// axi_dfm_v1_0
module axi_dfm_v1_0(
    input logic s_axi_aclk,
    input logic s_axi_aresetn,
    input  logic [31:0] s_axi_awaddr,
    input  logic        s_axi_awvalid,
    output logic        s_axi_awready,
    input  logic [31:0] s_axi_wdata,
    input  logic        s_axi_wvalid,
    output logic        s_axi_wready,
    output logic s_axi_bvalid,
    input  logic s_axi_bready,
    input  logic [31:0] s_axi_araddr,
    input  logic        s_axi_arvalid,
    output logic        s_axi_arready,
    output logic [31:0] s_axi_rdata,
    output logic        s_axi_rvalid,
    input  logic        s_axi_rready,
    input  logic signal_in,
    output logic signal_done
);
localparam int W = 16;
logic [4:0] gate_en;
logic [4:0] gate_sync;
logic [W-1:0] gate_shift;
logic [W-1:0] gate_total;
logic     [4:0] raw_wr_en;
logic [2*W-1:0] raw_wr_data[5];
logic           reg_wr_en;
logic [2*W-1:0] reg_wr_data;
logic [2*W-1:0] reg_rd_data;
assign s_axi_awready = s_axi_aresetn && s_axi_awvalid && (!s_axi_bvalid || s_axi_bready);
assign s_axi_wready  = s_axi_aresetn && s_axi_wvalid  && (!s_axi_bvalid || s_axi_bready);
assign s_axi_arready = s_axi_aresetn && s_axi_arvalid && (!s_axi_rvalid || s_axi_rready);
assign signal_done = reg_wr_en;
always_ff @(posedge s_axi_aclk or negedge s_axi_aresetn)
  ...
Size: ~2500 cells after synthesis, ~570 flip-flops, roughly 140 I/O pins, about 27000 um2 of cells after synthesis.
==> flow/config.mk <==
export PLATFORM = sky130hd
export DESIGN_NAME = axi_dfm_v1_0
export DESIGN_NICKNAME = axi_dfm_v1_0
export VERILOG_FILES = /design/flow/design.v
export SDC_FILE = /design/flow/constraint.sdc
export NUM_CORES = 4
export LEC_CHECK = 0
export ABC_AREA = 0
export CAP_MARGIN = 20
export CELL_PAD_IN_SITES_DETAIL_PLACEMENT = 0
export CORE_ASPECT_RATIO = 0.63
export CORE_MARGIN = 2
export CORE_UTILIZATION = 65
export CTS_CLUSTER_SIZE = 83
export PLACE_DENSITY_LB_ADDON = 0.05
export SETUP_SLACK_MARGIN = 0.5
export SLEW_MARGIN = 20
==> flow/constraint.sdc <==
create_clock -name core_clock -period 1.97 [get_ports {s_axi_aclk}]
set_input_delay 0.3940 -clock core_clock [delete_from_list [all_inputs] [get_ports {s_axi_aclk}]]
set_output_delay 0.3940 -clock core_clock [all_outputs]
set_load 0.01 [all_outputs]
run.sh (not shown) runs the stock make flow with config.mk's settings and CLKGATE_MAP_FILE=.
The baseline completed, yet does not pass: negative setup slack.
==> next run, changes <==
==> flow/config.mk (replaced) <==
export PLATFORM = sky130hd
export DESIGN_NAME = axi_dfm_v1_0
export DESIGN_NICKNAME = axi_dfm_v1_0
export VERILOG_FILES = /design/flow/design.v
export SDC_FILE = /design/flow/constraint.sdc
export NUM_CORES = 4
export LEC_CHECK = 0
export ABC_AREA = 1
export CAP_MARGIN = 20
export CORE_MARGIN = 2
export CORE_UTILIZATION = 72
export CTS_CLUSTER_SIZE = 16
export PLACE_DENSITY = 0.38
export SETUP_SLACK_MARGIN = 0.09
export SLEW_MARGIN = 20
Effect:
- This time the run went through all stages and came out clean
- routed wire length drops by 3.9%
- cell area drops by 7.8%
- die area drops by 5.4%
- total power drops by about 30%
- first-iteration DRC count drops by about 2.5%
- via count climbs by about 17%
==> next run, changes <==
--- a/flow/config.mk
+++ b/flow/config.mk
@@ -7,9 +7,11 @@
 export LEC_CHECK = 0
-export ABC_AREA = 1
+export ABC_AREA = 0
 export CAP_MARGIN = 20
+export CELL_PAD_IN_SITES_DETAIL_PLACEMENT = 0
+export CORE_ASPECT_RATIO = 1.31
 export CORE_MARGIN = 2
 export CORE_UTILIZATION = 72
-export CTS_CLUSTER_SIZE = 16
-export PLACE_DENSITY = 0.38
-export SETUP_SLACK_MARGIN = 0.09
+export CTS_CLUSTER_SIZE = 14
+export PLACE_DENSITY = 0.77
+export SETUP_SLACK_MARGIN = -0.04
 export SLEW_MARGIN = 20
Outcome: The changed run reached the layout checks and failed them: negative setup slack. Synthesized area goes down by 4.6%. Routed wire length went down by 10%. Clock power fell by about 10%. Final cell count is lower by about 28%. Total power went up by about 30%. Synthesized cell count drops by 33%. Register-to-register slack is worse by 200 ps. Count of clock-buffer cells in the layout is lower by 16. Via count fell by 22%.
==> next run, changes <==
--- a/flow/config.mk
+++ b/flow/config.mk
@@ -10,8 +10,9 @@
 export CELL_PAD_IN_SITES_DETAIL_PLACEMENT = 0
-export CORE_ASPECT_RATIO = 1.31
+export CORE_ASPECT_RATIO = 0.63
 export CORE_MARGIN = 2
 export CORE_UTILIZATION = 72
-export CTS_CLUSTER_SIZE = 14
-export PLACE_DENSITY = 0.77
-export SETUP_SLACK_MARGIN = -0.04
+export CTS_CLUSTER_SIZE = 83
+export PLACE_DENSITY = 0.78
+export SETUP_SLACK_MARGIN = -0.06
 export SLEW_MARGIN = 20
+export TNS_END_PERCENT = 65
The new run produced a layout that fails on negative setup slack. Cell area is about the same. Critical path depth does not change. Total power rises by 1.7%. Utilization climbs by 0.25 points. Register-to-register slack is better by 30 ps. Sequential share of layout area stays flat. First-iteration DRC count went up by 26%. Maximum frequency grows by 2.1%. Area after synthesis stays the same.
No activity file was given, so power comes from the tool's default toggle rates.
